### flow/design.v
module mult32(input clk,
	      input rst,
	      input en,
	      input [31:0] a,
	      input [31:0] b,
	      output [31:0] z,
				output output_ready);
reg [49:0] temp_out ;
reg s_a, s_b, s_z;
reg [9:0] e_a, e_b, e_z;
reg [23:0] m_a, m_b, m_z;
reg guard, round, lonz;
reg [31:0] Z, temp2;
reg out_ready;
reg [31:0] z_q;
reg out_ready_q;
reg [5:0] diff2;
reg [15:0] val16;
reg [7:0] val8;
reg [3:0] val4;
always@(posedge clk)
begin
	if(rst == 1)
	begin
		Z = 32'd0;
		out_ready = 0;
	end
	else if(en == 0)
	begin
		out_ready = 0;
	end
	else if(en == 1)
	begin 
		s_a = a[31];
		s_b = b[31];
		e_a = a[30:23] - 127;
		e_b = b[30:23] - 127;
		m_a[22:0] = a[22:0];
		m_b[22:0] = b[22:0];
		m_a[23] = 1;
		m_b[23] = 1;
		if((e_a == 128 && m_a[22:0] != 0) || (e_b == 128 && m_b[22:0] != 0))
		begin
			Z[31] = 1;
			Z[30:23] = 8'hff;
			Z[22] = 1;
			Z[21:0] = 0;
			out_ready = 1;
		end
		else if(e_a == 128)
		begin
			if(($signed(e_b) == -127) && (m_b[22:0] == 0))
			begin
				Z[31] = 1;
				Z[30:23] = 8'hff;
				Z[22] = 1;
				Z[21:0] = 0;
				out_ready = 1;
			end
			else
			begin
				Z[31] = s_a ^ s_b;
				Z[30:23] = 8'hff;
				Z[22:0] = 0;
				out_ready = 1;
			end
		end
		else if(e_b == 128)
		begin
			if(($signed(e_a) == -127) && (m_a[22:0] == 0))
			begin
				Z[31] = 1;
				Z[30:23] = 8'hff;
				Z[22] = 1;
				Z[21:0] = 0;
				out_ready = 1;
			end
			else
			begin
				Z[31] = s_a ^ s_b;
				Z[30:23] = 8'hff;
				Z[22:0] = 0;
				out_ready = 1;
			end
		end
		else if($signed(e_a) == -127 && m_a[22:0] == 23'd0)  	
		begin	   
			Z[31] = s_a ^ s_b;
			Z[30:23] = 0;
			Z[22:0] = 0;
			out_ready = 1;
		end
		else if($signed(e_b) == -127 && m_b[22:0] == 23'd0)	
		begin	   
			Z[31] = s_a ^ s_b;
			Z[30:23] = 0;
			Z[22:0] = 0;
			out_ready = 1;
		end
		else
		begin
			s_z = s_a ^ s_b;
			e_z = e_a + e_b + 1;
			temp_out = m_a * m_b * 4;
			m_z = temp_out [49:26];
			guard = temp_out [25];
			round = temp_out [24];
			lonz = (temp_out[23:0] != 0);
			if(m_z[23] == 0)
			begin
				temp2 [23:0] = m_z[23:0];
				temp2 [31:24] = 0;
				if (temp2 == 0)
				begin 
					diff2 = 32;
				end
				else
				begin
    			diff2[5] = 1'b0;
  		  	diff2[4] = (temp2[31:16] == 16'b0);
    			val16 = diff2[4] ? temp2[15:0] : temp2[31:16];
    			diff2[3] = (val16[15:8] == 8'b0);
    			val8 = diff2[3] ? val16[7:0] : val16 [15:8];
    			diff2[2] = (val8[7:4] == 4'b0);
    			val4 = diff2[2] ? val8[3:0] : val8[7:4];
    			diff2[1] = (val4[3:2] == 2'b0);
    			diff2[0] = diff2[1] ? ~val4[1] : ~val4[3];
				end
				m_z = m_z << (diff2 - 8);
				e_z = e_z - (diff2 - 8);
			end
			if (guard && (round | lonz | m_z[0]))
			begin
				m_z = m_z + 1;
				if(m_z == 24'hffffff)
				begin
					e_z = e_z + 1;
				end
			end
			Z[22:0] = m_z [22:0];
			Z[31:23] = e_z [7:0] + 127;	
			Z[31] = s_z;
			if($signed(e_z) < -126)
			begin
				Z[31:0] = 0; 
			end
			if($signed(e_z) == -126 && m_z[23] == 0)
			begin
				Z[30:23] = 0;
			end	
			if($signed(e_z) > 127)
			begin
				Z[22:0] = 0;
				Z[30:23] = 8'hff;
				Z[31] = s_z;
			end
			out_ready = 1;		
		end
	end
	z_q <= Z;
	out_ready_q <= out_ready;
end
assign z = z_q;
assign output_ready = out_ready_q;
endmodule	
module adder32(input clk,
						 input rst,
						 input en,
						 input [31:0] a,
						 input [31:0] b,
						 output [31:0] z,
						 output output_ready);
reg s_a, s_b, s_z;
reg [9:0] e_a, e_b, e_z, e_min, diff;
reg [26:0] m_a, m_b;
reg [23:0] m_z;
reg [27:0] temp;
reg guard, round, lonz;
reg [31:0] Z, temp2;
reg out_ready;
reg [31:0] z_q;
reg out_ready_q;
reg [5:0] diff2;
reg [15:0] val16;
reg [7:0] val8;
reg [3:0] val4;
always@(posedge clk)
begin		
	if(rst == 1)
	begin
		diff = 0;
		diff2 = 0;
		Z = 32'd0;
		out_ready = 0;
		temp = 0;
	end
	else if (en == 0)
	begin
		out_ready = 0;
	end
	else if (en == 1)
	begin
		s_a = a[31];
		s_b = b[31];
		e_a = a[30:23] - 127;
		e_b = b[30:23] - 127;
		m_a[26] = 1;
		m_b[26] = 1;
		m_a [25:3]= a[22:0];
		m_b [25:3]= b[22:0];
		m_a [2:0] = 3'd0;
		m_b [2:0] = 3'd0;
		if((e_a == 128 && m_a[25:0] != 0) || (e_b == 128 && m_b[25:0] != 0))
		begin
			Z[31] = 1;
			Z[30:23] = 8'hff;
			Z[22] = 1;
			Z[21:0] = 0;
			out_ready = 1;
		end
		else if(e_a == 128)
		begin
			Z[31] = s_a;
			Z[30:23] = 8'hff;
			Z[22:0] = 0;
			out_ready = 1;
		end
		else if(e_b == 128)
		begin
			Z[31] = s_b;
			Z[30:23] = 8'hff;
			Z[22:0] = 0;
			out_ready = 1;
		end
		else if(($signed(e_a) == -127 && m_a[25:0] == 0) && ($signed(e_b) == -127 && m_b[25:0] == 0))
		begin	   
			Z[31] = s_a & s_b;
			Z[30:23] = 0;
			Z[22:0] = 0;
			out_ready = 1;
		end
		else if($signed(e_a) == -127 && m_a[25:0] == 0) 	
		begin	   
			Z[31] = s_b;
			Z[30:23] = e_b[7:0] + 127;
			Z[22:0] = m_b[25:3];
			out_ready = 1;
		end
		else if($signed(e_b) == -127 && m_b[25:0] == 0)  	
		begin	   
			Z[31] = s_a;
			Z[30:23] = e_a[7:0] + 127;
			Z[22:0] = m_a[25:3];
			out_ready = 1;
		end
		else if(($signed(e_a) == $signed(e_b)) && (m_a == m_b) && (s_a != s_b))			
		begin
			Z[31] = 0;
			Z[30:23] = 0;
			Z[22:0] = 0;
			out_ready = 1;
		end
		else
		begin
			if($signed(e_a) > $signed(e_b))
			begin
				diff = e_a - e_b;
				e_b = e_b + diff;
				m_b = m_b >> diff;
				m_b[0] = m_b[0] | m_b[1];
			end
			else if ($signed(e_a) < $signed(e_b))
			begin
				diff = e_b - e_a;
				e_a = e_a + diff;
				m_a = m_a >> diff;
				m_a[0] = m_a[0] | m_a[1];
			end
			e_z = e_a;
			if(s_a == s_b)
			begin
				temp = m_a + m_b;
				s_z = s_a;
			end
			else
			begin
				if(m_a >= m_b)
				begin
					temp = m_a - m_b;
					s_z = s_a;
				end
				else
				begin
					temp = m_b - m_a;
					s_z = s_b;
				end
			end
			if(temp[27] == 1)
			begin
				m_z = temp[27:4];
				e_z = e_z + 1;
				guard = temp[3];
				round = temp[2];
				lonz = temp[1] | temp[0];
			end
			else
			begin
				m_z = temp[26:3];
				guard = temp[2];
				round = temp[1];
				lonz = temp[0];
				m_z[0] = guard;
			end
			if(m_z [23] == 0)
			begin
				temp2 [23:0] = m_z;
				temp2 [31:24] = 0;
				if (temp2 == 0)
				begin 
					diff2 = 32;
				end
				else
				begin
    			diff2[5] = 1'b0;
  		  	diff2[4] = (temp2[31:16] == 16'b0);
    			val16 = diff2[4] ? temp2[15:0] : temp2[31:16];
    			diff2[3] = (val16[15:8] == 8'b0);
    			val8 = diff2[3] ? val16[7:0] : val16 [15:8];
    			diff2[2] = (val8[7:4] == 4'b0);
    			val4 = diff2[2] ? val8[3:0] : val8[7:4];
    			diff2[1] = (val4[3:2] == 2'b0);
    			diff2[0] = diff2[1] ? ~val4[1] : ~val4[3];
				end
				m_z = m_z << (diff2 - 8);
				e_z = e_z - (diff2 - 8);
			end
			if(guard && (round | lonz | m_z[0]))
			begin
				m_z = m_z + 1;
				if(m_z == 24'hffffff)
				begin
					e_z = e_z + 1;
				end
			end
			Z[22:0] = m_z [22:0];
			Z[30:23] = e_z[7:0] + 127;	
			Z[31] = s_z;
			if($signed(e_z) < -126)
			begin
				Z[31:0] = 0; 
			end
			if($signed(e_z) == -127 && m_z[23] == 0)
				Z[30:23] = 0;
			if ($signed(e_z) == -127 && m_z[23:0] == 24'h0)
			          Z[31] = 0;  
			if($signed(e_z) > 127)
			begin
				Z[22:0] = 0;
				Z[30:23] = 8'hff;
				Z[31] = s_z;
			end
			out_ready = 1;	
		end
	end
	z_q <= Z;
	out_ready_q <= out_ready;
end
assign z = z_q;
assign output_ready = out_ready_q;
endmodule
module PE (input [31:0] x, input [31:0] w, input [31:0] acc, output reg [31:0] res, input clk, output reg [31:0] wout);
  reg [31:0] S1;
  wire [31:0] addout,multout;
  always @(posedge clk) begin
    res <= addout;
    wout <= w;
  end
mult32 m1(.clk(clk),.en(1'b1),.rst(1'b0),.a(x),.b(w),.z(multout),.output_ready());
adder32 a1(.clk(clk),.en(1'b1),.rst(1'b0),.a(multout),.b(acc),.z(addout),.output_ready());
endmodule
### flow/run.sh
#!/bin/bash
# the make line also repeats each setting of config.mk as NAME=value (left out here)
make -C /OpenROAD-flow-scripts/flow DESIGN_CONFIG=/design/flow/config.mk WORK_HOME=/design/flow/orfs CLKGATE_MAP_FILE= finish
### flow/config.mk
export PLATFORM = sky130hd
export DESIGN_NAME = PE
export DESIGN_NICKNAME = PE
export VERILOG_FILES = /design/flow/design.v
export SDC_FILE = /design/flow/constraint.sdc
export NUM_CORES = 4
export LEC_CHECK = 0
export CAP_MARGIN = 20
export CORE_MARGIN = 2
export CORE_UTILIZATION = 58
export SLEW_MARGIN = 20
### flow/constraint.sdc
create_clock -name core_clock -period 14.0 [get_ports {clk}]
set_input_delay 2.8000 -clock core_clock [delete_from_list [all_inputs] [get_ports {clk}]]
set_output_delay 2.8000 -clock core_clock [all_outputs]
set_load 0.01 [all_outputs]
==> flow_metrics.env, run 1 <==
# yosys + openroad results
export IMPL_status="stopped before the end"
export IMPL_yosys_area_share_aoi_pct=21.6
export IMPL_die_h_um=278
export IMPL_synth_top_area_share_pct=22.5
export IMPL_place_gp_congestion=1.17
export IMPL_synth_largest_area_cell="fa_1"
export IMPL_holdBufCountCts=0
export IMPL_ys_flop_type="dfxtp_1"
export IMPL_cts_sinks=128
export IMPL_async_reset_ff_share_pct=0
export IMPL_synthAdderAreaFrac_pct=31.7
export IMPL_overflow=117
export IMPL_row_count=100
export IMPL_ys_warn_count=3
export IMPL_hpwlAfterDp_mm=161
export IMPL_synth_cellmix_xorXnorShare_pct=4.97
export IMPL_ys_types=130
export IMPL_numPortBuffers=160
export IMPL_ios=161
export IMPL_cts_buffers=17
export IMPL_yosys_area_um2=43600
export IMPL_cts_htree_levels=4
export IMPL_error="[ERROR GRT-0232] Routing congestion too high. Check the congestion heatmap in the GUI."
export IMPL_avgSynthCellArea_um2=7.53
export IMPL_syn_inst=5783
export IMPL_stop_stage="5_1_grt"
export IMPL_placed_cell_area_um2=58100
export IMPL_root_buffer="clkbuf_16"
export IMPL_logic_family="adder cells"
export IMPL_synth_seq_share_pct=5.88
export IMPL_ys_ff=128
export IMPL_cts_buffer_depth=2
export IMPL_synth_area_um2=43600
export IMPL_yosys_stat_cells=5783
export IMPL_simple_gate_area_share_pct=23.6
export IMPL_fp_util_pct=58.5
export IMPL_synth_top_cells_by_count="nand2_1 (717), inv_1 (649), fa_1 (489), nor2_1 (425), ha_1 (317)"
export IMPL_edf_count=0
export IMPL_grtUsageTotal_pct=76.2
export IMPL_core_area_um2=74400
export IMPL_topCellsByArea="fa_1 (22%), ha_1 (9.1%), nand2_1 (6.2%)"
export IMPL_synth_mux_area_fraction_pct=3.40
export IMPL_yosysMostFrequentCell="nand2_1"
export IMPL_die_area_um2=77300
export IMPL_die_x_um=278
==> layer usage <==
metal  overflow  GRT usage [%]
met4         48           72.0
met1          2           76.7
met5          1           38.5
met2         64           93.2
met3          2           60.9
==> per-stage QoR <==
step / setup WS, ns / cells / TNS (ns) / hold WS [ns]
2_1_floorplan: -0.762 / 5789 / -18.10 / 0.310
3_3_place_gp: -2.20 / 8170 / -96.84 / 0.311
3_5_place_dp: -2.35 / 8170 / -110.99 / 0.312
4_1_cts: -0.702 / 8321 / -36.21 / 0.315
==> repair_timing <==
item                                    4_1_cts
setup buffers                               117
pin swaps                                   110
endpoints found under the setup margin       64
cloned                                        5
gates resized                               335
==> run 2, diff against run 1 <==
Settings changed: ABC_AREA from default to 1, CORE_UTILIZATION 58 to 60, CTS_CLUSTER_DIAMETER from default to 250, CTS_CLUSTER_SIZE from default to 98, PLACE_DENSITY from default to 0.43.
Clock period 14.0 ns to 13.6 ns, I/O delays scaled along.
==> flow_metrics.env, run 2 <==
# yosys + openroad results
export IMPL_ys_flop_type="dfxtp_1"
export IMPL_yosysMostFrequentCell="nand2_1"
export IMPL_edf_count=0
export IMPL_placed_cells=8729
export IMPL_avgSynthCellArea_um2=6.29
export IMPL_die_area_um2=71700
export IMPL_status="stopped before the end"
export IMPL_synthAdderAreaFrac_pct=33.0
export IMPL_dp_slack_ns=-1.62
export IMPL_stop_stage="5_1_grt"
export IMPL_synth_area_um2=41800
export IMPL_simple_gate_area_share_pct=33.7
export IMPL_overflow=1717
export IMPL_synth_top_area_share_pct=23.4
export IMPL_yosys_area_um2=41800
export IMPL_row_count=96
export IMPL_die_x_um=268
export IMPL_hpwlAfterDp_mm=141
export IMPL_topCellsByArea="fa_1 (23%), nand2_1 (17%), inv_1 (12%)"
export IMPL_synth_mux_area_fraction_pct=0.0479
export IMPL_ios=161
export IMPL_async_reset_ff_share_pct=0
export IMPL_ys_types=71
export IMPL_grtUsageTotal_pct=88.3
export IMPL_die_h_um=268
export IMPL_yosys_area_share_aoi_pct=9.55
export IMPL_core_area_um2=68700
export IMPL_synth_cellmix_xorXnorShare_pct=2.94
export IMPL_yosys_stat_cells=6637
export IMPL_ys_warn_count=3
export IMPL_cts_htree_levels=4
export IMPL_error="[ERROR GRT-0232] Routing congestion too high. Check the congestion heatmap in the GUI."
export IMPL_place_gp_congestion=1.10
export IMPL_synth_largest_area_cell="fa_1"
export IMPL_cts_buffers=17
export IMPL_cts_buffer_depth=2
export IMPL_holdBufCountCts=0
export IMPL_synth_top_cells_by_count="nand2_1 (1,855), inv_1 (1,299), nand3_1 (640), fa_1 (489), nor2_1 (455)"
export IMPL_syn_inst=6637
export IMPL_numPortBuffers=160
export IMPL_root_buffer="clkbuf_16"
export IMPL_logic_family="simple AND/OR/NAND/NOR gates"
export IMPL_synth_seq_share_pct=6.13
export IMPL_fp_util_pct=60.8
export IMPL_cts_sinks=128
export IMPL_ys_ff=128
run 2: per-stage QoR:
step	instance area [µm²]
detailed placement	53200
global placement	53200
floorplan	42000
CTS	55300
run 2: what timing repair did:
item                       in CTS
setup endpoints to repair      64
setup buffers                  56
cloned                         10
pin swaps                      88
gates resized                 246
run 2: per-layer routing:
layer / GRT usage [%] / overflow
met1: 86.3 / 189
met2: 101 / 922
met3: 77.6 / 154
met4: 89.1 / 438
met5: 64.1 / 14
==> run 3, diff against run 2 <==
Settings changed: ABC_AREA 1 to default, CORE_UTILIZATION 60 to 58, CTS_CLUSTER_DIAMETER 250 to default, CTS_CLUSTER_SIZE 98 to default, PLACE_DENSITY 0.43 to default, SETUP_SLACK_MARGIN from default to 4.17.
Clock period 13.6 ns to 14.3 ns, I/O delays scaled along.
==> flow_metrics.env, run 3 <==
# yosys + openroad results
export IMPL_cts_htree_levels=4
export IMPL_synth_mux_area_fraction_pct=3.40
export IMPL_numPortBuffers=160
export IMPL_status="stopped before the end"
export IMPL_grtUsageTotal_pct=69.6
export IMPL_cts_sinks=128
export IMPL_hpwlAfterDp_mm=163
export IMPL_async_reset_ff_share_pct=0
export IMPL_place_gp_congestion=1.16
export IMPL_avgSynthCellArea_um2=7.53
export IMPL_syn_inst=5783
export IMPL_core_area_um2=74400
export IMPL_ys_types=130
export IMPL_topCellsByArea="fa_1 (22%), ha_1 (9.1%), nand2_1 (6.2%)"
export IMPL_logic_family="adder cells"
export IMPL_synth_top_area_share_pct=22.5
export IMPL_ios=161
export IMPL_placed_cell_area_um2=58300
export IMPL_yosys_stat_cells=5783
export IMPL_cts_buffer_depth=2
export IMPL_stop_stage="5_1_grt"
export IMPL_die_h_um=278
export IMPL_synth_seq_share_pct=5.88
export IMPL_synthAdderAreaFrac_pct=31.7
export IMPL_ys_warn_count=3
export IMPL_simple_gate_area_share_pct=23.6
export IMPL_holdBufCountCts=0
export IMPL_edf_count=0
export IMPL_die_area_um2=77300
export IMPL_fp_util_pct=58.5
export IMPL_synth_top_cells_by_count="nand2_1 (717), inv_1 (649), fa_1 (489), nor2_1 (425), ha_1 (317)"
export IMPL_overflow=346
export IMPL_ys_flop_type="dfxtp_1"
export IMPL_synth_largest_area_cell="fa_1"
export IMPL_yosys_area_um2=43600
export IMPL_error="[ERROR GRT-0116] Global routing finished with congestion. Check the congestion regions in the DRC Viewer."
export IMPL_dp_slack_ns=-2.08
export IMPL_die_x_um=278
export IMPL_ys_ff=128
export IMPL_yosysMostFrequentCell="nand2_1"
export IMPL_synth_cellmix_xorXnorShare_pct=4.97
export IMPL_yosys_area_share_aoi_pct=21.6
export IMPL_root_buffer="clkbuf_16"
export IMPL_cts_buffers=17
export IMPL_synth_area_um2=43600
export IMPL_row_count=100
[run 3: stage by stage]
stage	util, %	std cells
2_1_floorplan	-	5789
3_3_place_gp	78.3	8172
3_5_place_dp	78.3	8172
4_1_cts	84.7	8420
[run 3: repair_timing]
item	in CTS
hold endpoints to repair	0
cloned	21
pin swaps	276
setup buffers	195
setup endpoints to repair	64
resized	630
[run 3: per-layer routing]
metal	GRT usage, %	GRT overflow
met1	70.1	0
met5	21.5	3
met2	90.9	208
met4	65.7	132
met3	49.5	3
==> run 4, diff against run 3 <==
Settings changed: ABC_AREA from default to 1, CELL_PAD_IN_SITES_DETAIL_PLACEMENT from default to 2, CORE_ASPECT_RATIO from default to 1.01, CORE_UTILIZATION 58 to 36, CTS_CLUSTER_SIZE from default to 35, GPL_ROUTABILITY_DRIVEN from default to 1, MAX_ROUTING_LAYER from default to met5, MIN_ROUTING_LAYER from default to met1, PLACE_DENSITY_LB_ADDON from default to 0.16, SETUP_SLACK_MARGIN 4.17 to 0.62.
Clock period 14.3 ns to 12.6 ns, I/O delays scaled along.
==> flow_metrics.env, run 4 <==
# yosys + openroad results
export IMPL_status="stopped before the end"
export IMPL_stop_stage="3_5_place_dp"
export IMPL_error="[ERROR DPL-0033] detailed placement checks failed during check placement."
export IMPL_yosys_area_share_aoi_pct=9.55
export IMPL_synth_cellmix_xorXnorShare_pct=2.94
export IMPL_edf_count=0
export IMPL_core_area_um2=115000
export IMPL_topCellsByArea="fa_1 (23%), nand2_1 (17%), inv_1 (12%)"
export IMPL_ys_flop_type="dfxtp_1"
export IMPL_synth_largest_area_cell="fa_1"
export IMPL_simple_gate_area_share_pct=33.7
export IMPL_ios=161
export IMPL_avgSynthCellArea_um2=6.29
export IMPL_logic_family="simple AND/OR/NAND/NOR gates"
export IMPL_yosysMostFrequentCell="nand2_1"
export IMPL_fp_util_pct=36.3
export IMPL_synth_top_cells_by_count="nand2_1 (1,855), inv_1 (1,299), nand3_1 (640), fa_1 (489), nor2_1 (455)"
export IMPL_die_x_um=343
export IMPL_synth_area_um2=41800
export IMPL_async_reset_ff_share_pct=0
export IMPL_ys_ff=128
export IMPL_die_area_um2=119000
export IMPL_yosys_area_um2=41800
export IMPL_ys_warn_count=3
export IMPL_row_count=125
export IMPL_synthAdderAreaFrac_pct=33.0
export IMPL_yosys_stat_cells=6637
export IMPL_synth_mux_area_fraction_pct=0.0479
export IMPL_synth_top_area_share_pct=23.4
export IMPL_die_h_um=346
export IMPL_numPortBuffers=160
export IMPL_synth_seq_share_pct=6.13
export IMPL_ys_types=71
export IMPL_place_gp_congestion=1.01
export IMPL_syn_inst=6637
run 4: metrics by stage:
stage | instance area, µm² | hold WS (ns) | instances
floorplan | 42800 | 0.310 | 6643
global placement | 55700 | 0.311 | 9463
==> run 5, diff against run 4 <==
Settings changed: ABC_AREA 1 to default, CAP_MARGIN 20 to 30, CELL_PAD_IN_SITES_DETAIL_PLACEMENT 2 to default, CELL_PAD_IN_SITES_GLOBAL_PLACEMENT from default to 3, CORE_ASPECT_RATIO 1.01 to 0.73, CORE_MARGIN 2 to 7, CORE_UTILIZATION 36 to 24, CTS_CLUSTER_DIAMETER from default to 246, CTS_CLUSTER_SIZE 35 to 57, GPL_ROUTABILITY_DRIVEN 1 to 0, HOLD_SLACK_MARGIN from default to -0.07, MIN_ROUTING_LAYER met1 to default, PLACE_DENSITY from default to 0.91, PLACE_DENSITY_LB_ADDON 0.16 to default, SETUP_SLACK_MARGIN 0.62 to -1.43, SLEW_MARGIN 20 to 5, TNS_END_PERCENT from default to 40.
Clock period 12.6 ns to 15.5 ns, I/O delays scaled along.
==> flow_metrics.env, run 5 <==
# flow metrics
export IMPL_ios=161
export IMPL_so_violations="negative setup slack"
export IMPL_skew_ns=0.0557
export IMPL_whs_path_depth=0
export IMPL_min_from="a1.z_q[14]"
export IMPL_critPathCapture="a1.z_q[9]"
export IMPL_cts_buffers=17
export IMPL_path_max_fanout=15
export IMPL_rr_worst_depth=64
export IMPL_cts_tree="done"
export IMPL_synthAdderAreaFrac_pct=31.7
export IMPL_cpPeakStageDelay_ns=0.54
export IMPL_clk_pin_slew_ns=0.07
export IMPL_cts_buffer_depth=2
export IMPL_synth_cellmix_xorXnorShare_pct=4.97
export IMPL_path_common_cell="buf_4"
export IMPL_r2r_end="a1.z_q[9]"
export IMPL_ant_nets=0
export IMPL_fin_crit_ns=16.58
export IMPL_root_buffer="clkbuf_16"
export IMPL_ys_types=130
export IMPL_nFillCells=19300
export IMPL_topCellsByArea="fa_1 (22%), ha_1 (9.1%), nand2_1 (6.2%)"
export IMPL_first_global_vias=48200
export IMPL_drt_pass1_iter_count=8
export IMPL_yosys_area_share_aoi_pct=21.6
export IMPL_worstPathRequired_ns=15.92
export IMPL_crit_buf_inv=14
export IMPL_setup_violations_final=39
export IMPL_wl_per_cell_um=20.2
export IMPL_fmax_ghz=0.0603
export IMPL_drc=0
export IMPL_core_area_um2=180000
export IMPL_slew_headroom_pct=34.4
export IMPL_row_count=133
export IMPL_synth_area_um2=43600
export IMPL_hold_path_class="reg -> reg"
export IMPL_warning_count=92
export IMPL_num_nets_final=7980
export IMPL_status="failed layout checks"
export IMPL_start_kind="primary input"
export IMPL_crit_start="acc[24]"
export IMPL_fp_util_pct=24.2
export IMPL_cts_sinks=128
export IMPL_fin_area_um2=59000
export IMPL_cts_htree_levels=4
export IMPL_avgSynthCellArea_um2=7.53
export IMPL_async_reset_ff_share_pct=0
export IMPL_crit_slowest_cell="clkdlybuf4s50_1"
export IMPL_antenna_found_initial=4
export IMPL_tns_ns=-30.25
export IMPL_wl_mm=193
export IMPL_synth_largest_area_cell="fa_1"
export IMPL_viasPerCell=5.16
export IMPL_via_count=49100
export IMPL_yosys_stat_cells=5783
export IMPL_die_area_um2=194000
export IMPL_synth_seq_share_pct=5.88
export IMPL_holdBufCountCts=0
export IMPL_syn_inst=5783
export IMPL_simple_gate_area_share_pct=23.6
export IMPL_yosysMostFrequentCell="nand2_1"
export IMPL_dp_slack_ns=-1.63
export IMPL_max_cap_viol_count=0
export IMPL_synth_top_cells_by_count="nand2_1 (717), inv_1 (649), fa_1 (489), nor2_1 (425), ha_1 (317)"
export IMPL_ys_warn_count=3
export IMPL_placed_cell_area_um2=58100
export IMPL_r2r_slack_ns=0.80
export IMPL_hpwlAfterDp_mm=162
export IMPL_synth_top_area_share_pct=22.5
export IMPL_arrival_ns=17.00
export IMPL_fin_ws_ns=-1.08
export IMPL_min_period_over_period_pct=107
export IMPL_synth_mux_area_fraction_pct=3.40
export IMPL_grt_max_degree=61
export IMPL_tightest_slew_ns=0.977
export IMPL_crit_cells=64
export IMPL_insertion_delay_ns=0.56
export IMPL_yosys_area_um2=43600
export IMPL_utilization_pct=32.8
export IMPL_area_delta_synth_final_pct=35.6
export IMPL_drt_iter0_drc=5207
export IMPL_logic_family="adder cells"
export IMPL_ys_flop_type="dfxtp_1"
export IMPL_grt_pass1_wl_mm=291
export IMPL_crit_family="AND-OR/OR-AND gates"
export IMPL_final_max_slew_viol_count=0
export IMPL_min_to="res[14]"
export IMPL_seq_area_um2=2560
export IMPL_edf_count=0
export IMPL_end_kind="flip-flop"
export IMPL_grtUsageTotal_pct=19.0
export IMPL_critPathKind="in -> reg"
export IMPL_finalHoldViolations=0
export IMPL_numPortBuffers=160
export IMPL_die_h_um=378
export IMPL_combGateArea_um2=37500
export IMPL_ys_ff=128
export IMPL_overflow=0
export IMPL_r2r_start="m1.z_q[23]"
export IMPL_die_x_um=513
## run 5: timing repair
item / 4_1_cts / 5_1_grt
setup buffers: 0 / 13
setup endpoints to repair: 0 / 32
resized: 0 / 61
## run 5: through the flow
| stage | hold slack (ns) | std cells |
|---|---|---|
| 3_3_place_gp | 0.311 | 9473 |
| 4_1_cts | 0.329 | 9507 |
| 3_5_place_dp | 0.312 | 9475 |
| 2_1_floorplan | 0.310 | 5789 |
| 5_1_grt | 0.336 | 9521 |
| 6_report | 0.328 | 9522 |
## run 5: layer usage
metal  track usage (%)  part of all wire [%]  vias up
li1                  -                     -    22500
met1              27.8                    47    24000
met2              27.9                    41     2270
met3              4.57                   9.9      320
met4              4.70                   2.5        2
met5             0.342                 0.046        -
## run 5: layout make-up
type                            instances  area share (%)
Inverter                              658            4.18
Clock inverter                         15           0.282
Sequential cell                       128            4.34
Multi-Input combinational cell       4673            63.6
Tap cell                             2430            5.15
Timing Repair Buffer                 1599            21.8
Antenna cell                            2         0.00848
Clock buffer                           17           0.720
==> run 6, diff against run 5 <==
Settings changed: CAP_MARGIN 30 to 20, HOLD_SLACK_MARGIN -0.07 to default, SETUP_SLACK_MARGIN -1.43 to -0.61.
==> flow_metrics.env, run 6 <==
# flow metrics
export IMPL_worstPathRequired_ns=15.92
export IMPL_arrival_ns=16.37
export IMPL_avgSynthCellArea_um2=7.53
export IMPL_die_h_um=378
export IMPL_slew_headroom_pct=27.2
export IMPL_fin_ws_ns=-0.453
export IMPL_yosys_area_um2=43600
export IMPL_hold_path_class="reg -> reg"
export IMPL_status="failed layout checks"
export IMPL_cts_buffers=17
export IMPL_cts_tree="done"
export IMPL_viasPerCell=5.14
export IMPL_synth_largest_area_cell="fa_1"
export IMPL_dp_slack_ns=-1.72
export IMPL_synth_top_area_share_pct=22.5
export IMPL_ios=161
export IMPL_fp_util_pct=24.2
export IMPL_ys_flop_type="dfxtp_1"
export IMPL_max_cap_viol_count=0
export IMPL_drt_pass1_iter_count=6
export IMPL_min_from="a1.z_q[18]"
export IMPL_warning_count=93
export IMPL_finalHoldViolations=0
export IMPL_r2r_start="m1.z_q[23]"
export IMPL_min_period_over_period_pct=103
export IMPL_via_count=49100
export IMPL_ys_warn_count=3
export IMPL_r2r_end="a1.z_q[28]"
export IMPL_synth_mux_area_fraction_pct=3.40
export IMPL_final_max_slew_viol_count=0
export IMPL_overflow=0
export IMPL_synth_area_um2=43600
export IMPL_root_buffer="clkbuf_16"
export IMPL_rr_worst_depth=63
export IMPL_clk_pin_slew_ns=0.08
export IMPL_async_reset_ff_share_pct=0
export IMPL_ys_ff=128
export IMPL_topCellsByArea="fa_1 (22%), ha_1 (9.1%), nand2_1 (6.2%)"
export IMPL_setup_violations_final=32
export IMPL_synth_seq_share_pct=5.88
export IMPL_path_common_cell="buf_4"
export IMPL_so_violations="negative setup slack"
export IMPL_rsz0062_at_grt="true"
export IMPL_die_area_um2=194000
export IMPL_fmax_ghz=0.0627
export IMPL_yosys_area_share_aoi_pct=21.6
export IMPL_placed_cell_area_um2=58200
export IMPL_first_global_vias=48600
export IMPL_cts_sinks=128
export IMPL_tns_ns=-6.26
export IMPL_crit_buf_inv=13
export IMPL_path_max_fanout=10
export IMPL_grt_max_degree=36
export IMPL_num_nets_final=8009
export IMPL_wl_mm=194
export IMPL_synth_cellmix_xorXnorShare_pct=4.97
export IMPL_start_kind="primary input"
export IMPL_grtUsageTotal_pct=19.3
export IMPL_cpPeakStageDelay_ns=0.51
export IMPL_antenna_found_initial=3
export IMPL_tightest_slew_ns=1.09
export IMPL_crit_start="acc[25]"
export IMPL_synthAdderAreaFrac_pct=31.7
export IMPL_fin_crit_ns=15.95
export IMPL_r2r_slack_ns=1.28
export IMPL_whs_path_depth=0
export IMPL_die_x_um=513
export IMPL_drc=0
export IMPL_yosysMostFrequentCell="nand2_1"
export IMPL_yosys_stat_cells=5783
export IMPL_crit_family="AND-OR/OR-AND gates"
export IMPL_wl_per_cell_um=20.3
export IMPL_critPathKind="in -> reg"
export IMPL_ys_types=130
export IMPL_fin_area_um2=60100
export IMPL_hpwlAfterDp_mm=162
export IMPL_simple_gate_area_share_pct=23.6
export IMPL_drt_iter0_drc=5006
export IMPL_numPortBuffers=160
export IMPL_cts_buffer_depth=2
export IMPL_critPathCapture="a1.z_q[28]"
export IMPL_insertion_delay_ns=0.55
export IMPL_hold_ws_ns=0.322
export IMPL_area_delta_synth_final_pct=38.0
export IMPL_cts_htree_levels=4
export IMPL_crit_cells=66
export IMPL_core_area_um2=180000
export IMPL_syn_inst=5783
export IMPL_ant_nets=0
export IMPL_row_count=133
export IMPL_edf_count=0
export IMPL_crit_slowest_cell="clkdlybuf4s50_1"
export IMPL_end_kind="flip-flop"
export IMPL_grt_pass1_wl_mm=295
export IMPL_skew_ns=0.0483
export IMPL_logic_family="adder cells"
export IMPL_synth_top_cells_by_count="nand2_1 (717), inv_1 (649), fa_1 (489), nor2_1 (425), ha_1 (317)"
export IMPL_min_to="res[18]"
-- run 6: layout make-up --
cell class,count,area (µm²)
diodes,1,2.50
inverters,658,2480
clock inverters,15,168
repair buffers,1626,13100
well taps,2430,3040
flip-flops and latches,128,2560
multi-input cells,4675,38400
clock buffers,17,425
fillers,19100,120000
-- run 6: what timing repair did --
item	4_1_cts	5_1_grt
pin swaps	11	51
endpoints found under the setup margin	32	64
setup buffers	6	36
hold endpoints to repair	0	0
cloned	1	3
resized	43	201
hold buffers	0	0
-- run 6: per-stage QoR --
| step | util (%) | instances |
|---|---|---|
| after floorplan | - | 5789 |
| after global placement | 32.3 | 9486 |
| after detailed placement | 32.3 | 9487 |
| after CTS | 32.7 | 9525 |
| after global routing | 33.4 | 9549 |
| final | 33.4 | 9550 |
-- run 6: layer usage --
metal  routed length [µm]  global-route usage, %  vias up  part of all wire [%]
li1                     -                      -    22500                     -
met1                90200                   28.2    23900                    47
met2                77600                   27.6     2304                    40
met3                20700                   5.37      340                    11
met4                 5260                   4.99        0                   2.7
met5                    0                      0        -                     0
==> run 7, diff against run 6 <==
Settings changed: CELL_PAD_IN_SITES_GLOBAL_PLACEMENT 3 to default, CORE_ASPECT_RATIO 0.73 to default, CORE_MARGIN 7 to 2, CORE_UTILIZATION 24 to 61, CTS_CLUSTER_DIAMETER 246 to default, CTS_CLUSTER_SIZE 57 to default, GPL_ROUTABILITY_DRIVEN 0 to default, MAX_ROUTING_LAYER met5 to default, PLACE_DENSITY 0.91 to default, SETUP_SLACK_MARGIN -0.61 to 3.38, SLEW_MARGIN 5 to 20, TNS_END_PERCENT 40 to default.
Clock period 15.5 ns to 12.0 ns, I/O delays scaled along.
==> flow_metrics.env, run 7 <==
# yosys + openroad results
export IMPL_cts_buffers=17
export IMPL_synth_mux_area_fraction_pct=3.40
export IMPL_ios=161
export IMPL_hpwlAfterDp_mm=161
export IMPL_core_area_um2=70400
export IMPL_simple_gate_area_share_pct=23.6
export IMPL_stop_stage="5_1_grt"
export IMPL_synth_seq_share_pct=5.88
export IMPL_avgSynthCellArea_um2=7.53
export IMPL_cts_buffer_depth=2
export IMPL_synthAdderAreaFrac_pct=31.7
export IMPL_topCellsByArea="fa_1 (22%), ha_1 (9.1%), nand2_1 (6.2%)"
export IMPL_root_buffer="clkbuf_16"
export IMPL_synth_top_area_share_pct=22.5
export IMPL_cts_htree_levels=4
export IMPL_ys_ff=128
export IMPL_fp_util_pct=61.9
export IMPL_die_area_um2=73600
export IMPL_synth_largest_area_cell="fa_1"
export IMPL_ys_types=130
export IMPL_numPortBuffers=160
export IMPL_cts_sinks=128
export IMPL_place_gp_congestion=1.22
export IMPL_syn_inst=5783
export IMPL_overflow=1018
export IMPL_synth_top_cells_by_count="nand2_1 (717), inv_1 (649), fa_1 (489), nor2_1 (425), ha_1 (317)"
export IMPL_logic_family="adder cells"
export IMPL_async_reset_ff_share_pct=0
export IMPL_status="stopped before the end"
export IMPL_ys_warn_count=3
export IMPL_synth_cellmix_xorXnorShare_pct=4.97
export IMPL_row_count=97
export IMPL_synth_area_um2=43600
export IMPL_holdBufCountCts=0
export IMPL_yosys_stat_cells=5783
export IMPL_die_h_um=271
export IMPL_edf_count=0
export IMPL_yosysMostFrequentCell="nand2_1"
export IMPL_grtUsageTotal_pct=82.9
export IMPL_error="[ERROR GRT-0116] Global routing finished with congestion. Check the congestion regions in the DRC Viewer."
export IMPL_yosys_area_share_aoi_pct=21.6
export IMPL_yosys_area_um2=43600
export IMPL_ys_flop_type="dfxtp_1"
export IMPL_placed_cell_area_um2=59000
export IMPL_die_x_um=271
==> run 7: layer usage <==
layer,overflow,global-route usage (%)
met1,34,80.6
met2,617,99.4
met3,53,69.6
met4,309,84.0
met5,5,43.6
==> run 7: stage by stage <==
step / hold slack [ns] / setup slack, ns / utilization, % / instances
3_5_place_dp: 0.312 / -3.72 / 83.8 / 8239
2_1_floorplan: 0.310 / -2.36 / - / 5789
3_3_place_gp: 0.310 / -3.46 / 83.8 / 8239
4_1_cts: 0.325 / -2.32 / 91.1 / 8512
==> run 7: timing repair <==
item                                    in CTS
pin swaps                                  351
gates resized                              663
setup buffers                              224
cloned                                      17
endpoints found under the setup margin      64
==> run 8, diff against run 7 <==
Settings changed: CORE_UTILIZATION 61 to 40, SETUP_SLACK_MARGIN 3.38 to default.
Clock period 12.0 ns to 18.6 ns, I/O delays scaled along.
==> flow_metrics.env, run 8 <==
# flow metrics
export IMPL_area_delta_synth_final_pct=13.9
export IMPL_avgSynthCellArea_um2=7.53
export IMPL_tightest_slew_ns=1.11
export IMPL_synth_cellmix_xorXnorShare_pct=4.97
export IMPL_synthAdderAreaFrac_pct=31.7
export IMPL_crit_buf_inv=9
export IMPL_antenna_found_initial=9
export IMPL_async_reset_ff_share_pct=0
export IMPL_final_max_slew_viol_count=0
export IMPL_path_max_fanout=23
export IMPL_skew_ns=0.0610
export IMPL_clk_pin_slew_ns=0.12
export IMPL_synth_largest_area_cell="fa_1"
export IMPL_logic_family="adder cells"
export IMPL_r2r_slack_ns=3.59
export IMPL_cts_buffers=17
export IMPL_whs_path_depth=0
export IMPL_first_global_vias=45000
export IMPL_yosys_stat_cells=5783
export IMPL_hold_ws_ns=0.312
export IMPL_overflow=0
export IMPL_cts_htree_levels=4
export IMPL_drc=0
export IMPL_worstPathRequired_ns=18.94
export IMPL_warning_count=92
export IMPL_synth_area_um2=43600
export IMPL_synth_top_cells_by_count="nand2_1 (717), inv_1 (649), fa_1 (489), nor2_1 (425), ha_1 (317)"
export IMPL_root_buffer="clkbuf_16"
export IMPL_min_from="a1.z_q[9]"
export IMPL_die_area_um2=112000
export IMPL_crit_start="x[11]"
export IMPL_die_h_um=334
export IMPL_core_area_um2=108000
export IMPL_min_period_over_period_pct=95.5
export IMPL_r2r_end="a1.z_q[28]"
export IMPL_ant_nets=0
export IMPL_status="finished clean"
export IMPL_numPortBuffers=160
export IMPL_ys_types=130
export IMPL_slew_headroom_pct=23.9
export IMPL_ios=161
export IMPL_num_nets_final=6960
export IMPL_grtUsageTotal_pct=32.0
export IMPL_cpPeakStageDelay_ns=0.87
export IMPL_simple_gate_area_share_pct=23.6
export IMPL_insertion_delay_ns=0.52
export IMPL_ys_ff=128
export IMPL_holdBufCountCts=0
export IMPL_critPathCapture="m1.z_q[22]"
export IMPL_via_count=45000
export IMPL_crit_slowest_cell="clkdlybuf4s50_1"
export IMPL_arrival_ns=18.10
export IMPL_r2r_start="m1.z_q[23]"
export IMPL_viasPerCell=6.01
export IMPL_nFillCells=11100
export IMPL_rsz0062_at_grt="false"
export IMPL_ys_warn_count=3
export IMPL_synth_mux_area_fraction_pct=3.40
export IMPL_fin_crit_ns=17.77
export IMPL_yosys_area_share_aoi_pct=21.6
export IMPL_combGateArea_um2=37300
export IMPL_cts_tree="done"
export IMPL_fin_area_um2=49600
export IMPL_place_gp_congestion=1.02
export IMPL_finalHoldViolations=0
export IMPL_ys_flop_type="dfxtp_1"
export IMPL_cts_sinks=128
export IMPL_grt_max_degree=62
export IMPL_cts_buffer_depth=2
export IMPL_die_x_um=334
export IMPL_edf_count=0
export IMPL_yosysMostFrequentCell="nand2_1"
export IMPL_stdcell_count=7485
export IMPL_max_cap_viol_count=0
export IMPL_synth_seq_share_pct=5.88
export IMPL_fmax_ghz=0.0563
export IMPL_placed_cells=7450
export IMPL_rr_worst_depth=62
export IMPL_min_to="res[9]"
export IMPL_drt_iter0_drc=4252
export IMPL_setup_violations_final=0
export IMPL_utilization_pct=45.7
export IMPL_seq_area_um2=2560
export IMPL_syn_inst=5783
export IMPL_tns_ns=0
export IMPL_end_kind="flip-flop"
export IMPL_start_kind="primary input"
export IMPL_crit_family="AND-OR/OR-AND gates"
export IMPL_placed_cell_area_um2=48900
export IMPL_fp_util_pct=40.2
export IMPL_drt_pass1_iter_count=8
export IMPL_critPathKind="in -> reg"
export IMPL_hold_path_class="reg -> reg"
export IMPL_row_count=121
export IMPL_topCellsByArea="fa_1 (22%), ha_1 (9.1%), nand2_1 (6.2%)"
export IMPL_wl_mm=180
export IMPL_grt_pass1_wl_mm=276
export IMPL_crit_cells=47
export IMPL_synth_top_area_share_pct=22.5
export IMPL_wl_per_cell_um=24.1
export IMPL_yosys_area_um2=43600
export IMPL_hpwlAfterDp_mm=146
run 8: what timing repair did:
action / in CTS / in global routing
setup endpoints to repair: 0 / 64
endpoints found under the hold margin: 0 / 0
buffers inserted: 0 / 2
resized: 0 / 22
run 8: routing by layer:
| layer | part of all wire, % | up-vias | GRT usage [%] |
|---|---|---|---|
| li1 | - | 20400 | - |
| met1 | 41 | 22100 | 41.5 |
| met2 | 46 | 2020 | 53.2 |
| met3 | 6.8 | 445 | 3.90 |
| met4 | 5.3 | 6 | 14.7 |
| met5 | 0.020 | - | 0 |
run 8: final cells by class:
cell class	count	area share, %
antenna	1	0.00505
clock buffer	17	0.858
clock inverter	15	0.336
inverter	658	4.98
multi-input combinational	4671	75.2
sequential	128	5.17
tap	1414	3.57
timing repair buffer	581	9.89
run 8: through the flow:
stage,setup slack [ns]
3_5_place_dp,0.364
5_1_grt,0.0179
6_report,0.835
4_1_cts,0.795
2_1_floorplan,1.69
3_3_place_gp,0.430
==> run 9, diff against run 8 <==
Settings changed: CELL_PAD_IN_SITES_DETAIL_PLACEMENT from default to 0, CORE_ASPECT_RATIO from default to 1.87, CORE_UTILIZATION 40 to 55, CTS_CLUSTER_DIAMETER from default to 117, CTS_CLUSTER_SIZE from default to 100, PLACE_DENSITY_LB_ADDON from default to 0.28, SETUP_SLACK_MARGIN from default to 2.8, TNS_END_PERCENT from default to 35.
Clock period 18.6 ns to 22.2 ns, I/O delays scaled along.
==> flow_metrics.env, run 9 <==
# flow metrics
export IMPL_tns_ns=0
export IMPL_viasPerCell=6.91
export IMPL_synth_mux_area_fraction_pct=3.40
export IMPL_crit_start="acc[24]"
export IMPL_area_delta_synth_final_pct=11.4
export IMPL_wl_per_cell_um=29.8
export IMPL_min_from="a1.z_q[31]"
export IMPL_min_to="res[31]"
export IMPL_nFillCells=7049
export IMPL_ys_ff=128
export IMPL_seq_area_um2=2560
export IMPL_grtUsageTotal_pct=51.2
export IMPL_critPathKind="in -> reg"
export IMPL_end_kind="flip-flop"
export IMPL_yosys_area_share_aoi_pct=21.6
export IMPL_start_kind="primary input"
export IMPL_rr_worst_depth=56
export IMPL_edf_count=0
export IMPL_yosys_stat_cells=5783
export IMPL_fmax_ghz=0.0529
export IMPL_ys_warn_count=3
export IMPL_skew_ns=0.0240
export IMPL_synth_area_um2=43600
export IMPL_drt_iter0_drc=5440
export IMPL_warning_count=93
export IMPL_drt_pass1_iter_count=9
export IMPL_max_cap_viol_count=0
export IMPL_finalHoldViolations=0
export IMPL_first_global_vias=49500
export IMPL_ys_types=130
export IMPL_overflow=0
export IMPL_min_period_over_period_pct=85.2
export IMPL_num_nets_final=6795
export IMPL_hold_ws_ns=0.328
export IMPL_r2r_start="m1.z_q[23]"
export IMPL_whs_path_depth=0
export IMPL_fin_crit_ns=18.92
export IMPL_place_gp_congestion=1.11
export IMPL_stdcell_count=6920
export IMPL_ios=161
export IMPL_cts_buffers=17
export IMPL_grt_pass1_wl_mm=309
export IMPL_rsz0062_at_grt="true"
export IMPL_crit_slowest_cell="a21oi_2"
export IMPL_cpPeakStageDelay_ns=0.61
export IMPL_arrival_ns=19.32
export IMPL_synth_cellmix_xorXnorShare_pct=4.97
export IMPL_r2r_slack_ns=6.67
export IMPL_grt_max_degree=67
export IMPL_holdBufCountCts=0
export IMPL_fp_util_pct=55.4
export IMPL_cts_sinks=128
export IMPL_tightest_slew_ns=1.32
export IMPL_hold_path_class="reg -> reg"
export IMPL_insertion_delay_ns=0.53
export IMPL_die_x_um=210
export IMPL_cts_tree="done"
export IMPL_path_max_fanout=26
export IMPL_ys_flop_type="dfxtp_1"
export IMPL_worstPathRequired_ns=22.60
export IMPL_syn_inst=5783
export IMPL_avgSynthCellArea_um2=7.53
export IMPL_utilization_pct=61.7
export IMPL_critPathCapture="a1.z_q[28]"
export IMPL_yosysMostFrequentCell="nand2_1"
export IMPL_antenna_found_initial=18
export IMPL_status="finished clean"
export IMPL_synth_largest_area_cell="fa_1"
export IMPL_root_buffer="clkbuf_16"
export IMPL_topCellsByArea="fa_1 (22%), ha_1 (9.1%), nand2_1 (6.2%)"
export IMPL_simple_gate_area_share_pct=23.6
export IMPL_final_max_slew_viol_count=0
export IMPL_drc=0
export IMPL_numPortBuffers=160
export IMPL_yosys_area_um2=43600
export IMPL_crit_family="AND-OR/OR-AND gates"
export IMPL_placed_cells=6830
export IMPL_synthAdderAreaFrac_pct=31.7
export IMPL_logic_family="adder cells"
export IMPL_r2r_end="a1.z_q[28]"
export IMPL_setup_violations_final=0
export IMPL_core_area_um2=78700
export IMPL_hpwlAfterDp_mm=155
export IMPL_cts_buffer_depth=2
export IMPL_async_reset_ff_share_pct=0
export IMPL_synth_seq_share_pct=5.88
export IMPL_crit_cells=57
export IMPL_row_count=141
export IMPL_synth_top_area_share_pct=22.5
export IMPL_path_common_cell="buf_4"
export IMPL_ant_nets=0
export IMPL_via_count=47800
export IMPL_wl_mm=206
export IMPL_die_area_um2=81600
export IMPL_synth_top_cells_by_count="nand2_1 (717), inv_1 (649), fa_1 (489), nor2_1 (425), ha_1 (317)"
export IMPL_crit_buf_inv=10
export IMPL_cts_htree_levels=4
export IMPL_slew_headroom_pct=11.6
export IMPL_clk_pin_slew_ns=0.07
export IMPL_combGateArea_um2=38000
export IMPL_die_h_um=389
==> run 9: stage by stage <==
stage          cell area (µm²)  setup WS, ns
3_5_place_dp             46700          1.26
6_report                 48500          3.28
2_1_floorplan            43600          4.57
4_1_cts                  47600          2.84
5_1_grt                  48500          2.52
3_3_place_gp             46700          1.51
==> run 9: timing repair <==
action / in CTS / in global routing
setup buffers: 14 / 23
pin swaps: 5 / 20
gates cloned: 0 / 2
endpoints found under the setup margin: 32 / 64
gates resized: 26 / 136
==> run 9: area by class of cell <==
type                       instances  area share [%]
tap                             1001            2.58
sequential                       128            5.28
antenna                           14          0.0722
multi-input combinational       4673            78.2
inverter                         658            5.09
clock buffer                      17           0.877
clock inverter                    15           0.395
timing repair buffer             414            7.47
==> run 9: layer usage <==
metal	GRT usage [%]	vias up	wire length (µm)
li1	-	20100	-
met5	0.121	-	72
met2	82.7	3365	95100
met1	47.2	22600	59900
met3	18.9	1676	22000
met4	56.3	10	29300
==> run 10, diff against run 9 <==
Settings changed: CELL_PAD_IN_SITES_DETAIL_PLACEMENT 0 to 2, CELL_PAD_IN_SITES_GLOBAL_PLACEMENT from default to 0, CORE_ASPECT_RATIO 1.87 to 1.48, CORE_UTILIZATION 55 to 63, CTS_CLUSTER_DIAMETER 117 to default, CTS_CLUSTER_SIZE 100 to 42, MAX_ROUTING_LAYER from default to met5, MIN_ROUTING_LAYER from default to met1, PLACE_DENSITY from default to 0.52, PLACE_DENSITY_LB_ADDON 0.28 to default, SETUP_SLACK_MARGIN 2.8 to default, SLEW_MARGIN 20 to 25, TNS_END_PERCENT 35 to default.
Clock period 22.2 ns to 16.3 ns, I/O delays scaled along.
==> flow_metrics.env, run 10 <==
# yosys + openroad results
export IMPL_yosysMostFrequentCell="nand2_1"
export IMPL_yosys_stat_cells=5783
export IMPL_logic_family="adder cells"
export IMPL_row_count=117
export IMPL_synth_top_cells_by_count="nand2_1 (717), inv_1 (649), fa_1 (489), nor2_1 (425), ha_1 (317)"
export IMPL_synth_seq_share_pct=5.88
export IMPL_ios=161
export IMPL_synth_largest_area_cell="fa_1"
export IMPL_synth_mux_area_fraction_pct=3.40
export IMPL_yosys_area_um2=43600
export IMPL_ys_warn_count=3
export IMPL_topCellsByArea="fa_1 (22%), ha_1 (9.1%), nand2_1 (6.2%)"
export IMPL_place_gp_congestion=1.19
export IMPL_numPortBuffers=160
export IMPL_ys_flop_type="dfxtp_1"
export IMPL_syn_inst=5783
export IMPL_die_x_um=220
export IMPL_stop_stage="3_5_place_dp"
export IMPL_async_reset_ff_share_pct=0
export IMPL_synth_top_area_share_pct=22.5
export IMPL_simple_gate_area_share_pct=23.6
export IMPL_ys_types=130
export IMPL_synthAdderAreaFrac_pct=31.7
export IMPL_avgSynthCellArea_um2=7.53
export IMPL_edf_count=0
export IMPL_ys_ff=128
export IMPL_status="stopped before the end"
export IMPL_yosys_area_share_aoi_pct=21.6
export IMPL_die_area_um2=71300
export IMPL_error="[ERROR DPL-0033] detailed placement checks failed during check placement."
export IMPL_fp_util_pct=63.4
export IMPL_synth_cellmix_xorXnorShare_pct=4.97
export IMPL_die_h_um=324
export IMPL_synth_area_um2=43600
export IMPL_core_area_um2=68700
run 10: metrics by stage:
step	worst slack [ns]	hold slack, ns
3_3_place_gp	-0.330	0.311
2_1_floorplan	0.0162	0.310
==> run 11, diff against run 10 <==
Settings changed: CELL_PAD_IN_SITES_DETAIL_PLACEMENT 2 to default, CELL_PAD_IN_SITES_GLOBAL_PLACEMENT 0 to default, CORE_ASPECT_RATIO 1.48 to default, CORE_UTILIZATION 63 to 14, CTS_CLUSTER_SIZE 42 to default, MAX_ROUTING_LAYER met5 to default, MIN_ROUTING_LAYER met1 to default, PLACE_DENSITY 0.52 to default, SLEW_MARGIN 25 to 20.
Clock period 16.3 ns to 21.5 ns, I/O delays scaled along.
==> flow_metrics.env, run 11 <==
# flow metrics
export IMPL_warning_count=92
export IMPL_synthAdderAreaFrac_pct=31.7
export IMPL_holdBufCountCts=0
export IMPL_skew_ns=0.0455
export IMPL_crit_family="AND-OR/OR-AND gates"
export IMPL_synth_top_cells_by_count="nand2_1 (717), inv_1 (649), fa_1 (489), nor2_1 (425), ha_1 (317)"
export IMPL_crit_start="acc[23]"
export IMPL_cpPeakStageDelay_ns=0.71
export IMPL_grtUsageTotal_pct=11.5
export IMPL_first_global_vias=43800
export IMPL_rr_worst_depth=64
export IMPL_hold_path_class="reg -> reg"
export IMPL_root_buffer="clkbuf_16"
export IMPL_ios=161
export IMPL_die_h_um=562
export IMPL_ys_ff=128
export IMPL_yosys_area_share_aoi_pct=21.6
export IMPL_synth_area_um2=43600
export IMPL_synth_seq_share_pct=5.88
export IMPL_fp_util_pct=14.1
export IMPL_grt_pass1_wl_mm=281
export IMPL_start_kind="primary input"
export IMPL_tns_ns=0
export IMPL_stdcell_count=9945
export IMPL_topCellsByArea="fa_1 (22%), ha_1 (9.1%), nand2_1 (6.2%)"
export IMPL_place_gp_congestion=0.990
export IMPL_cts_resized=0
export IMPL_yosys_stat_cells=5783
export IMPL_crit_buf_inv=11
export IMPL_grt_max_degree=52
export IMPL_syn_inst=5783
export IMPL_cts_buffers=25
export IMPL_via_count=44200
export IMPL_synth_mux_area_fraction_pct=3.40
export IMPL_cts_buffer_depth=3
export IMPL_tightest_slew_ns=1.30
export IMPL_edf_count=0
export IMPL_end_kind="flip-flop"
export IMPL_wl_mm=186
export IMPL_setup_violations_final=0
export IMPL_final_max_slew_viol_count=0
export IMPL_logic_family="adder cells"
export IMPL_simple_gate_area_share_pct=23.6
export IMPL_rsz0062_at_grt="false"
export IMPL_r2r_slack_ns=4.84
export IMPL_min_period_over_period_pct=94.7
export IMPL_ys_types=130
export IMPL_arrival_ns=20.85
export IMPL_drc=0
export IMPL_min_to="res[27]"
export IMPL_slew_headroom_pct=12.6
export IMPL_hpwlAfterDp_mm=147
export IMPL_fin_crit_ns=20.35
export IMPL_finalHoldViolations=0
export IMPL_area_delta_synth_final_pct=17.1
export IMPL_placed_cells=9902
export IMPL_critPathCapture="a1.z_q[28]"
export IMPL_min_from="a1.z_q[27]"
export IMPL_cts_sinks=128
export IMPL_ys_flop_type="dfxtp_1"
export IMPL_r2r_end="a1.z_q[28]"
export IMPL_max_cap_viol_count=0
export IMPL_ys_warn_count=3
export IMPL_ant_nets=0
export IMPL_whs_path_depth=0
export IMPL_wl_per_cell_um=18.7
export IMPL_cts_htree_levels=4
export IMPL_antenna_found_initial=19
export IMPL_die_area_um2=316000
export IMPL_worstPathRequired_ns=22.00
export IMPL_num_nets_final=6712
export IMPL_cts_tree="done"
export IMPL_crit_cells=66
export IMPL_r2r_start="m1.z_q[23]"
export IMPL_row_count=204
export IMPL_crit_slowest_cell="clkdlybuf4s50_1"
export IMPL_synth_cellmix_xorXnorShare_pct=4.97
export IMPL_drt_iter0_drc=4904
export IMPL_yosys_area_um2=43600
export IMPL_overflow=0
export IMPL_synth_top_area_share_pct=22.5
export IMPL_nFillCells=35000
export IMPL_die_x_um=562
export IMPL_path_max_fanout=51
export IMPL_insertion_delay_ns=0.57
export IMPL_viasPerCell=4.45
export IMPL_cts_setup_buffers=0
export IMPL_async_reset_ff_share_pct=0
export IMPL_synth_largest_area_cell="fa_1"
export IMPL_avgSynthCellArea_um2=7.53
export IMPL_core_area_um2=309000
export IMPL_status="finished clean"
export IMPL_drt_pass1_iter_count=8
export IMPL_critPathKind="in -> reg"
export IMPL_yosysMostFrequentCell="nand2_1"
export IMPL_fmax_ghz=0.0491
export IMPL_clk_pin_slew_ns=0.06
export IMPL_numPortBuffers=160
-- run 11: final cells by class --
type,count,area (µm²),share of cell area (%)
multi-input cells,4671,37200,73.0
well taps,4120,5150,10.1
repair buffers,325,2840,5.57
flip-flops and latches,128,2560,5.03
inverters,658,2470,4.84
clock buffers,28,667,1.31
diodes,11,27.5,0.0540
clock inverters,4,22.5,0.0442
-- run 11: per-layer routing --
layer  routed length [µm]  share of wire, %  track usage, %
met5                   10            0.0054               0
met4                 8520               4.6            4.91
met3                15600               8.4            2.24
met2                81500                44            17.9
met1                80300                43            15.3
-- run 11: through the flow --
stage,utilization (%),worst slack (ns),hold WS (ns),instance area (µm²)
after floorplan,-,4.01,0.310,43600
after global placement,16.3,1.10,0.362,50300
after detailed placement,16.3,0.997,0.340,50300
after CTS,16.5,1.54,0.356,51000
after global routing,16.5,0.0476,0.366,51000
final,16.5,1.15,0.354,51000
==> run 12, diff against run 11 <==
Settings changed: ABC_AREA from default to 1, CORE_UTILIZATION 14 to 58, CTS_CLUSTER_DIAMETER from default to 372, CTS_CLUSTER_SIZE from default to 57, HOLD_SLACK_MARGIN from default to 0.29, SETUP_SLACK_MARGIN from default to -1.16.
Clock period 21.5 ns to 11.5 ns, I/O delays scaled along.
==> flow_metrics.env, run 12 <==
# flow metrics
export IMPL_min_to="res[13]"
export IMPL_rsz0062_at_grt="true"
export IMPL_final_max_slew_viol_count=0
export IMPL_crit_slowest_cell="fa_2"
export IMPL_drc=0
export IMPL_cts_tree="done"
export IMPL_fin_ws_ns=-2.14
export IMPL_num_nets_final=8953
export IMPL_path_common_cell="nand2_1"
export IMPL_end_kind="flip-flop"
export IMPL_fin_area_um2=57300
export IMPL_warning_count=97
export IMPL_synth_cellmix_xorXnorShare_pct=2.94
export IMPL_worstPathRequired_ns=11.89
export IMPL_tightest_slew_ns=0.770
export IMPL_antenna_found_initial=5
export IMPL_fmax_ghz=0.0733
export IMPL_async_reset_ff_share_pct=0
export IMPL_cpPeakStageDelay_ns=0.72
export IMPL_die_area_um2=74200
export IMPL_avgSynthCellArea_um2=6.29
export IMPL_crit_start="x[14]"
export IMPL_setup_violations_final=64
export IMPL_r2r_end="a1.z_q[24]"
export IMPL_use_met1_pct=52.3
export IMPL_area_delta_synth_final_pct=37.2
export IMPL_use_met3_pct=9.56
export IMPL_wl_per_cell_um=19.6
export IMPL_hold_path_class="reg -> reg"
export IMPL_cts_buffers=17
export IMPL_topCellsByArea="fa_1 (23%), nand2_1 (17%), inv_1 (12%)"
export IMPL_viasPerCell=5.77
export IMPL_first_global_vias=52200
export IMPL_die_x_um=272
export IMPL_ios=161
export IMPL_die_h_um=272
export IMPL_yosys_stat_cells=6637
export IMPL_core_area_um2=71400
export IMPL_root_buffer="clkbuf_16"
export IMPL_yosysMostFrequentCell="nand2_1"
export IMPL_max_cap_viol_count=0
export IMPL_hold_ws_ns=0.316
export IMPL_wl_mm=177
export IMPL_start_kind="primary input"
export IMPL_ys_types=71
export IMPL_drt_pass1_iter_count=9
export IMPL_synth_top_area_share_pct=23.4
export IMPL_busiest_layer="met2"
export IMPL_min_period_over_period_pct=119
export IMPL_synth_largest_area_cell="fa_1"
export IMPL_placed_cell_area_um2=54700
export IMPL_ys_flop_type="dfxtp_1"
export IMPL_numPortBuffers=160
export IMPL_whs_path_depth=0
export IMPL_min_from="a1.z_q[13]"
export IMPL_critPathKind="in -> reg"
export IMPL_grt_use_met2_pct=76.3
export IMPL_ant_nets=0
export IMPL_hpwlAfterDp_mm=142
export IMPL_clk_pin_slew_ns=0.08
export IMPL_fp_util_pct=58.5
export IMPL_syn_inst=6637
export IMPL_slew_headroom_pct=48.2
export IMPL_r2r_slack_ns=-0.10
export IMPL_crit_cells=68
export IMPL_grt_pass1_wl_mm=270
export IMPL_grtUsageTotal_pct=46.0
export IMPL_insertion_delay_ns=0.48
export IMPL_crit_buf_inv=14
export IMPL_skew_ns=0.0250
export IMPL_grt_max_degree=34
export IMPL_rr_worst_depth=95
export IMPL_cts_buffer_depth=2
export IMPL_drt_iter0_drc=6004
export IMPL_status="failed layout checks"
export IMPL_yosys_area_share_aoi_pct=9.55
export IMPL_via_count=52000
export IMPL_crit_family="adder cells"
export IMPL_ys_warn_count=3
export IMPL_critPathCapture="m1.z_q[18]"
export IMPL_cts_sinks=128
export IMPL_ys_ff=128
export IMPL_r2r_start="m1.z_q[23]"
export IMPL_place_gp_congestion=1.11
export IMPL_synth_area_um2=41800
export IMPL_logic_family="simple AND/OR/NAND/NOR gates"
export IMPL_synth_seq_share_pct=6.13
export IMPL_synthAdderAreaFrac_pct=33.0
export IMPL_arrival_ns=14.03
export IMPL_cts_htree_levels=4
export IMPL_synth_top_cells_by_count="nand2_1 (1,855), inv_1 (1,299), nand3_1 (640), fa_1 (489), nor2_1 (455)"
export IMPL_overflow=0
export IMPL_fin_crit_ns=13.64
export IMPL_simple_gate_area_share_pct=33.7
export IMPL_so_violations="negative setup slack"
export IMPL_finalHoldViolations=0
export IMPL_path_max_fanout=22
export IMPL_synth_mux_area_fraction_pct=0.0479
export IMPL_edf_count=0
export IMPL_row_count=98
export IMPL_holdBufCountCts=0
export IMPL_yosys_area_um2=41800
==> run 12: what timing repair did <==
| item | 4_1_cts | 5_1_grt |
|---|---|---|
| pin swaps | 83 | 92 |
| setup buffers | 55 | 62 |
| gates cloned | 1 | 12 |
| setup endpoints to repair | 64 | 64 |
| gates resized | 232 | 327 |
==> run 12: area by class of cell <==
class / instances / area [µm²]
Clock buffer: 17 / 425
Timing Repair Buffer: 1623 / 13100
Tap cell: 950 / 1190
Sequential cell: 128 / 2560
Fill cell: 4969 / 14000
Antenna cell: 4 / 10.0
Clock inverter: 15 / 161
Multi-Input combinational cell: 4946 / 34900
Inverter: 1334 / 5040
==> run 12: stage by stage <==
step	util (%)	TNS, ns	instances	worst slack [ns]
6_report	80.3	-114.06	9017	-2.14
5_1_grt	80.3	-153.14	9017	-2.67
4_1_cts	78.0	-104.49	8957	-1.77
3_5_place_dp	76.6	-169.40	8906	-2.94
3_3_place_gp	76.6	-148.36	8906	-2.70
2_1_floorplan	-	-69.56	6643	-1.17
==> run 12: per-layer routing <==
layer | routed length (µm) | vias up
met2 | 81000 | 3565
met1 | 60800 | 23800
met5 | 12 | -
met4 | 16400 | 2
li1 | - | 23400
met3 | 18900 | 1200
